== run 1 ==
==> flow/design.v <==
`timescale 1ns/100ps
module conv(
           input Aclk,
           input rst,
           input [7:0] Xin,
           input [7:0] Kin,
           output reg [7:0] Rout,
           output reg result_done
       );
reg [7:0] pattern [9-1:0];
reg [4:0] daddr;
wire pattern_done;
reg [7:0] kernel [4-1:0];
reg [4:0] kaddr;
wire kernel_done;
reg [7:0] result [4-1:0];
reg [4:0] out_cnt;
integer i;
assign pattern_done = (daddr-1>=9) ? 1'd1 : 1'd0;
always@(posedge Aclk)
begin
    if(rst)
    begin
        for(i=0;i<9;i=i+1)
        begin
            pattern[i] <= 7'd0;
        end
        daddr <= 5'd1;   
    end
    else
    begin
        if(pattern_done)
        begin
            pattern[daddr] <= pattern[daddr];
            daddr <= daddr;
        end
        else
        begin
            pattern[daddr-1] <= Xin;
            daddr <= daddr + 5'd1;
        end
    end
end
assign kernel_done = (kaddr-1>=4) ? 1'd1 : 1'd0;
always@(posedge Aclk)
begin
    if(rst)
    begin
        for(i=0;i<4;i=i+1)
        begin
            kernel[i] <= 7'd0;
        end
        kaddr <= 5'd1;
    end
    else
    begin
        if(kernel_done)
        begin
            kernel[kaddr] <= kernel[kaddr];
            kaddr <= kaddr;
        end
        else
        begin
            kernel[kaddr-1] <= Kin;
            kaddr <= kaddr + 5'd1;
        end
    end
end
always@(*)
begin
    if(rst)
    begin
        for(i=0;i<4;i=i+1)
        begin
            result[i] = 7'd0;
        end
    end
    else
    begin
        if(pattern_done & kernel_done)
        begin
            result[0] = pattern[0]*kernel[0] + pattern[1]*kernel[1] + pattern[3]*kernel[2] + pattern[4]*kernel[3];
            result[1] = pattern[1]*kernel[0] + pattern[2]*kernel[1] + pattern[4]*kernel[2] + pattern[5]*kernel[3];
            result[2] = pattern[3]*kernel[0] + pattern[4]*kernel[1] + pattern[6]*kernel[2] + pattern[7]*kernel[3];
            result[3] = pattern[4]*kernel[0] + pattern[5]*kernel[1] + pattern[7]*kernel[2] + pattern[8]*kernel[3];
        end
        else
        begin
            for(i=0;i<4;i=i+1)
            begin
                result[i] = 7'd0;
            end
        end
    end
end
always@(posedge Aclk)
begin
    if(rst)
    begin
        result_done <= 1'd0;
    end
    else
    begin
        if(pattern_done & kernel_done)
        begin
            result_done <= 1'd1;
        end
        else
        begin
            result_done <= result_done;
        end
    end
end
always@(posedge Aclk)
begin
    if(rst)
    begin
        Rout <= 7'd0;
        out_cnt <= 5'd1;
    end
    else
    begin
        if(pattern_done & kernel_done)
        begin
            out_cnt <= out_cnt + 5'd1;
            Rout <= result[out_cnt-1];
        end
        else
        begin
            out_cnt <= 5'd1;
            Rout <= 5'd0;
        end
    end
end
endmodule
Settings: LEC_CHECK=0, CAP_MARGIN=20, CORE_MARGIN=2, CORE_UTILIZATION=65, SLEW_MARGIN=20; clock period 6.45 ns.
run.sh (not shown) runs the stock make flow with config.mk's settings and CLKGATE_MAP_FILE=.
Run 1 finished all stages; however, its layout fails the closing checks, the failures being negative setup slack.
--- input diff run 1..run 2 ---
Settings: a change of CORE_UTILIZATION from 65 to 63; a change of the clock period (ns, I/O delays scaled along) from 6.45 to 7.85.
## What came out
No stage failed in run 2, and the final checks on the layout all came back clean.
Re number of clock-tree buffers in the layout: run 1 was lower than run 2.
Critical path's slowest cell = fa_1: run 1; critical path's slowest cell = edfxtp_1: run 2
From run 1 to run 2 the numbers moved as follows: final weighted congestion in routability-driven placement went down; maximum frequency from static timing analysis went down; fraction of met3 tracks used by global routing went down; number of tapcells went up.
Here is what was changed in the inputs of run 3 compared with run 2.
Settings: CORE_UTILIZATION changed from 63 to 40.
Results
Comparing non-clock buffer count for run 2 and run 3, the bigger number came from run 3. Critical path depth (higher): run 3. Re area of the mapped netlist: no difference whatsoever between run 3 and run 2. Run 3 vs run 2 on worst hold margin: run 3 is the higher one. Run 3 vs run 2: routed wirelength normalized by instance count down. For the minimum setup slack after placement, run 3 came in 0.13 ns lower than run 2 did. Routing usage on met3 ended up 1.6 points lower on run 3 than on run 2. Comparing run 2 and run 3, the higher wire length of the first global-routing pass was measured on run 3.
For run 4, these inputs were changed with respect to run 3:
Settings: a change of CORE_UTILIZATION from 40 to 66; an added CTS_CLUSTER_SIZE of 32; a change of the clock period (ns, I/O delays scaled along) from 7.85 to 5.93.
==> comparison <==
What the final checks of run 4 revealed, after a flow that finished every stage, was a layout that fails on negative setup slack.
Per the comparison of run 4 with run 3, relative slew slack now sits higher, slack of the worst reg-to-reg path now sits lower, per-cell via count in the routed design now sits higher, cell area now sits higher.


## v19
RTL: the design.v shown in full above, as it stands there.
export LEC_CHECK = 0
export CAP_MARGIN = 20
export CORE_MARGIN = 2
export CORE_UTILIZATION = 60
export CTS_CLUSTER_SIZE = 98
export PLACE_DENSITY = 0.35
export SETUP_SLACK_MARGIN = 1.17
export SLEW_MARGIN = 20
create_clock -name core_clock -period 4.88 [get_ports {Aclk}]
v19 finished every stage; the final checks, however, were not passed, the failures being setup timing.
The following lists how v43 was set up differently from v19:
- clearing CTS_CLUSTER_SIZE, which used to be 98
- clearing SETUP_SLACK_MARGIN, which used to be 1.17
- clearing PLACE_DENSITY, which used to be 0.35
- swapping 60 for 26 in CORE_UTILIZATION
- swapping 4.88 for 15.1 in the clock period (ns, I/O delays scaled along)
Results
- The flow did not stop early for v43: all stages ran, and the layout cleared the timing, design-rule and antenna checks.
- Compared to v19, v43 leaves more free space in the core.
- v43 vs v19, highest metal layer with signal wires: met5 vs met4
- Relative to v19, the critical path depth of v43 is higher by 8.7%.
- v43: post-DP HPWL lower than v19
- Diff v19 and v43: clock period minus final worst setup slack lower in v19
- Number of hold buffers added after cts: v43 vs v19 identical
Edits applied to the flow inputs when going from v43 to v13:
- SETUP_SLACK_MARGIN newly set to 1.17
- CORE_UTILIZATION changed from 26 to 65
- the clock period (ns, I/O delays scaled along) changed from 15.1 to 6.53
==> comparison <==
Compared with v43, v13 has less setup slack.
Area growth from synthesis to final layout for v13: 6.2 points up relative to v43
From v43 to v13 the numbers moved as follows: global-route usage higher; number of clock buffers in the layout moved down.
The final reports for v13 and v43 show via count normalized by instance count higher in the former.
[v13] flow finished | final checks: failed | reasons: setup timing
Compared with v43, v13 shows number of cells on the critical path that has gone down by a little under 10%.
Edits applied to the flow inputs when going from v13 to v4:
- clearing SETUP_SLACK_MARGIN, which used to be 1.17
- swapping 65 for 63 in CORE_UTILIZATION
- swapping 6.53 for 4.36 in the clock period (ns, I/O delays scaled along)
==> results <==
- v4 finished all stages; however, its layout fails the closing checks, the failures being setup timing.
- Final checks on v13, whose flow otherwise completed, came back failing, citing setup timing.
- v13 fits on a die that is smaller than the die of v4.
- Comparing v4 and v13, vertical die dimension is lower on v13.
- Of the two candidates, v13 has the better via count and v4 the worse one.
Input changes introduced in v29 (baseline for comparison: v4):
- a change of CORE_UTILIZATION from 63 to 59
- a change of the clock period (ns, I/O delays scaled along) from 4.36 to 5.12
[summary]
Comparing non-clock buffer contribution to total cell area for v29 and v4, the bigger number came from v29.
Effective utilization at floorplan ended up 3.8 points lower on v29 than on v4.
First-pass GRT wire length for v29 is higher than for v4.
The flow for v29 finished, though final verification flagged setup timing.


// conv: RTL as listed in full above, without the edits since
Settings: LEC_CHECK=0, CAP_MARGIN=20, CORE_MARGIN=2, CORE_UTILIZATION=64, SETUP_SLACK_MARGIN=1.85, SLEW_MARGIN=20; clock period 6.99 ns.
Edit:
--- a/flow/config.mk
+++ b/flow/config.mk
@@ -7,6 +7,6 @@
 export LEC_CHECK = 0
+export ABC_AREA = 1
 export CAP_MARGIN = 20
 export CORE_MARGIN = 2
-export CORE_UTILIZATION = 64
-export SETUP_SLACK_MARGIN = 1.85
+export CORE_UTILIZATION = 21
 export SLEW_MARGIN = 20
==> flow/constraint.sdc (replaced) <==
create_clock -name core_clock -period 10.0 [get_ports {Aclk}]
set_input_delay 2.0000 -clock core_clock [delete_from_list [all_inputs] [get_ports {Aclk}]]
set_output_delay 2.0000 -clock core_clock [all_outputs]
set_load 0.01 [all_outputs]
What happened: Register-to-register slack gets better by 2500 ps; routed wire length goes up by roughly a tenth; die area increases to 3.2 times its value; worst hold slack loses 51 ps; global-route usage goes down by 24 points.
Edit:
--- a/flow/config.mk
+++ b/flow/config.mk
@@ -7,6 +7,6 @@
 export LEC_CHECK = 0
-export ABC_AREA = 1
-export CAP_MARGIN = 20
-export CORE_MARGIN = 2
-export CORE_UTILIZATION = 21
+export CAP_MARGIN = 25
+export CORE_MARGIN = 10
+export CORE_UTILIZATION = 40
+export MAX_ROUTING_LAYER = met4
 export SLEW_MARGIN = 20
=> The new run finished clean; final cell count goes down by a quarter to a third; via count goes down by about a fifth; synthesized area goes down by a little under a tenth; hold slack improved by 49 ps; die area goes down by well over a third; non-clock buffer count does not change; synthesized cell count goes down by a quarter to a third; sequential cell count stays the same.
Edit:
--- a/flow/config.mk
+++ b/flow/config.mk
@@ -7,6 +7,8 @@
 export LEC_CHECK = 0
-export CAP_MARGIN = 25
-export CORE_MARGIN = 10
-export CORE_UTILIZATION = 40
-export MAX_ROUTING_LAYER = met4
+export CAP_MARGIN = 20
+export CORE_MARGIN = 2
+export CORE_UTILIZATION = 69
+export CTS_CLUSTER_DIAMETER = 368
+export CTS_CLUSTER_SIZE = 100
 export SLEW_MARGIN = 20
+export TNS_END_PERCENT = 20
Synthesized area does not change.
Cell count goes down by 10%.
Cell area came out lower by about 1.6%.
Edit:
==> flow/config.mk (replaced) <==
export PLATFORM = sky130hd
export DESIGN_NAME = conv
export DESIGN_NICKNAME = conv
export VERILOG_FILES = /design/flow/design.v
export SDC_FILE = /design/flow/constraint.sdc
export NUM_CORES = 4
export LEC_CHECK = 0
export ABC_AREA = 0
export CAP_MARGIN = 25
export CORE_ASPECT_RATIO = 1.35
export CORE_MARGIN = 2
export CORE_UTILIZATION = 51
export GPL_ROUTABILITY_DRIVEN = 1
export MIN_ROUTING_LAYER = met2
export SLEW_MARGIN = 20
Design area went up by 0.57%; global-route usage went up by 8.7 points; synthesized cell count stays the same; routed wire length went up by 12%; synthesized area stays the same.


build 6:
Starts from the design.v that is shown in full above.
export LEC_CHECK = 0
export ABC_AREA = 1
export CAP_MARGIN = 20
export CORE_MARGIN = 2
export CORE_UTILIZATION = 72
export CTS_CLUSTER_SIZE = 100
export PLACE_DENSITY = 0.4
export SETUP_SLACK_MARGIN = 1.34
export SLEW_MARGIN = 20
export TNS_END_PERCENT = 15
create_clock -name core_clock -period 5.62 [get_ports {Aclk}]
Completing all stages was not enough for build 6: its layout failed the final checks because of setup timing.
Inputs modified between build 6 and build 73:
Settings: setting CTS_CLUSTER_DIAMETER to 252 for the first time; removing PLACE_DENSITY (formerly 0.4); removing TNS_END_PERCENT (formerly 15); removing SETUP_SLACK_MARGIN (formerly 1.34); removing ABC_AREA (formerly 1); changing CORE_UTILIZATION from 72 to 69; changing the clock period (ns, I/O delays scaled along) from 5.62 to 10.0.
Notes after the runs:
No stage failed in build 73, and the final checks on the layout all came back clean.
The overall die height number comes out higher for build 6 vs build 73.
The final instance area of build 73 is lower than that of build 6.
In build 73, the chip area from the yosys synthesis statistics came out 1600 um2 below the value in build 6.
The count of vias placed by the detailed router in build 6 is 1.4 times that in build 73.
The run showing the smaller synthesized cell count is build 73.
Summary of build 73 over build 6: via count of the first global-routing pass -25%; sequential cell count shows no meaningful change; number of tap cells added at floorplan went down by 1.5%; logic depth of the worst path, buffers included went down.
Input changes introduced in build 90 (baseline for comparison: build 73):
Settings: CORE_UTILIZATION now 40, was 69; CTS_CLUSTER_SIZE no longer set, was 100; CTS_CLUSTER_DIAMETER no longer set, was 252.
## What came out
Build 90 went all the way through the flow, and no timing, DRC or antenna check failed.
Taking build 73 as the reference, in build 90 combined buffer and inverter count along the critical path increased by 1 relative to the old numbers; number of core rows increased by 20 relative to the old numbers; setup slack after placement decreased by 230 ps relative to the old numbers; HPWL after detailed placement increased by 2300 um relative to the old numbers.
Compared with build 73, in build 90 total number of vias fell by 237; number of buffers added by the clock tree synthesis step ~0 delta.
Here is what was changed in the inputs of build 21 compared with build 90.
Settings: changing CORE_UTILIZATION from 40 to 69; setting CTS_CLUSTER_SIZE to 42 for the first time; setting CTS_CLUSTER_DIAMETER to 230 for the first time.
==> results <==
Diff build 90 -> build 21: final worst setup slack picked up an extra 210 ps, ratio of final minimum period to clock period lower, clock period minus final worst setup slack fell 210 ps. Per the final summary, build 21 finished and its layout is clean on timing, DRC and antenna. [compare] base=build 90 new=build 21: global-route congestion overflow total neither gained nor lost much, final wirelength shrank by about 5.4%, number of nets in the layout now sits at about the same level. Slew of the pin with the lowest slew margin ended up 240 ps higher on build 21 than on build 90. The achievable clock frequency number comes out higher for build 21 vs build 90. Worst setup path startpoint: kernel[3][2] -> build 90, kernel[0][3] -> build 21.


Starts from the design.v that is shown in full above.
Settings: LEC_CHECK=0, ABC_AREA=1, CAP_MARGIN=20, CORE_MARGIN=2, CORE_UTILIZATION=72, CTS_CLUSTER_DIAMETER=272, CTS_CLUSTER_SIZE=19, PLACE_DENSITY=0.77, SETUP_SLACK_MARGIN=-0.25, SLEW_MARGIN=20; clock period 8.23 ns.
Then changed:
- ABC_AREA: 1 -> unset
- CTS_CLUSTER_DIAMETER: 272 -> unset
- CTS_CLUSTER_SIZE: 19 -> unset
- PLACE_DENSITY: 0.77 -> 0.4
- SETUP_SLACK_MARGIN: -0.25 -> unset
- TNS_END_PERCENT: unset -> 15
- clock period: 8.23 -> 5.62 ns (I/O delays scaled with it)
This time the run ran to the end with violations: setup timing.
Via count fell by about 14%.
Clock skew rises by 0.0059 ns.
Fmax rises by about 7%.
Utilization grows by 7.9 points.
Sequential share of layout area is lower by 0.21 points.
Then changed:
- CORE_UTILIZATION: 72 -> 52
- PLACE_DENSITY: 0.4 -> unset
- TNS_END_PERCENT: 15 -> unset
- clock period: 5.62 -> 4.88 ns (I/O delays scaled with it)
Outcome:
- The new run finished with setup timing left
- via count is lower by 5.0%
- wire length is higher by 2.6%
- clock skew is lower by 0.0053 ns
Then changed:
- CORE_UTILIZATION: 52 -> 47
- SETUP_SLACK_MARGIN: unset -> 1.17
Effect: The changed run completed, yet does not pass: setup timing. Worst hold slack hardly moves. Fmax stays flat. Via count is about the same. First-iteration DRC count went up by about a fifth. Final area climbs slightly. Final cell count rises slightly.


Setup of onyx:
// conv: RTL as listed in full above, without the edits since
clock: 6.5 ns
lec_check: 0
cap_margin: 0
core_aspect_ratio: 0.92
core_margin: 2
core_utilization: 72
cts_cluster_size: 81
place_density_lb_addon: 0.0
setup_slack_margin: 1.83
slew_margin: 20
tns_end_percent: 65
Although onyx finished all stages, its layout failed final checks on negative setup slack.
For fjord, these inputs were changed with respect to onyx:
- setting CTS_CLUSTER_DIAMETER to 396 for the first time
- changing CTS_CLUSTER_SIZE from 81 to 51
- changing SETUP_SLACK_MARGIN from 1.83 to 0.85
- changing CAP_MARGIN from 0 to 20
==> results <==
Every stage of fjord finished as expected; the final checks, on the other hand, flagged negative setup slack, which means the layout fails.
Critical-path maximum fanout: onyx and fjord compared, lower one is fjord
| hold slack | fjord vs onyx | worse |
Delta(total wire length after detailed routing, fjord - onyx) > 0
The final-layout clock buffer total reported for fjord is smaller than that of onyx by 1.
Setup slack: fjord more than onyx
| delay contributed by the slowest stage of the critical path | lower: onyx |
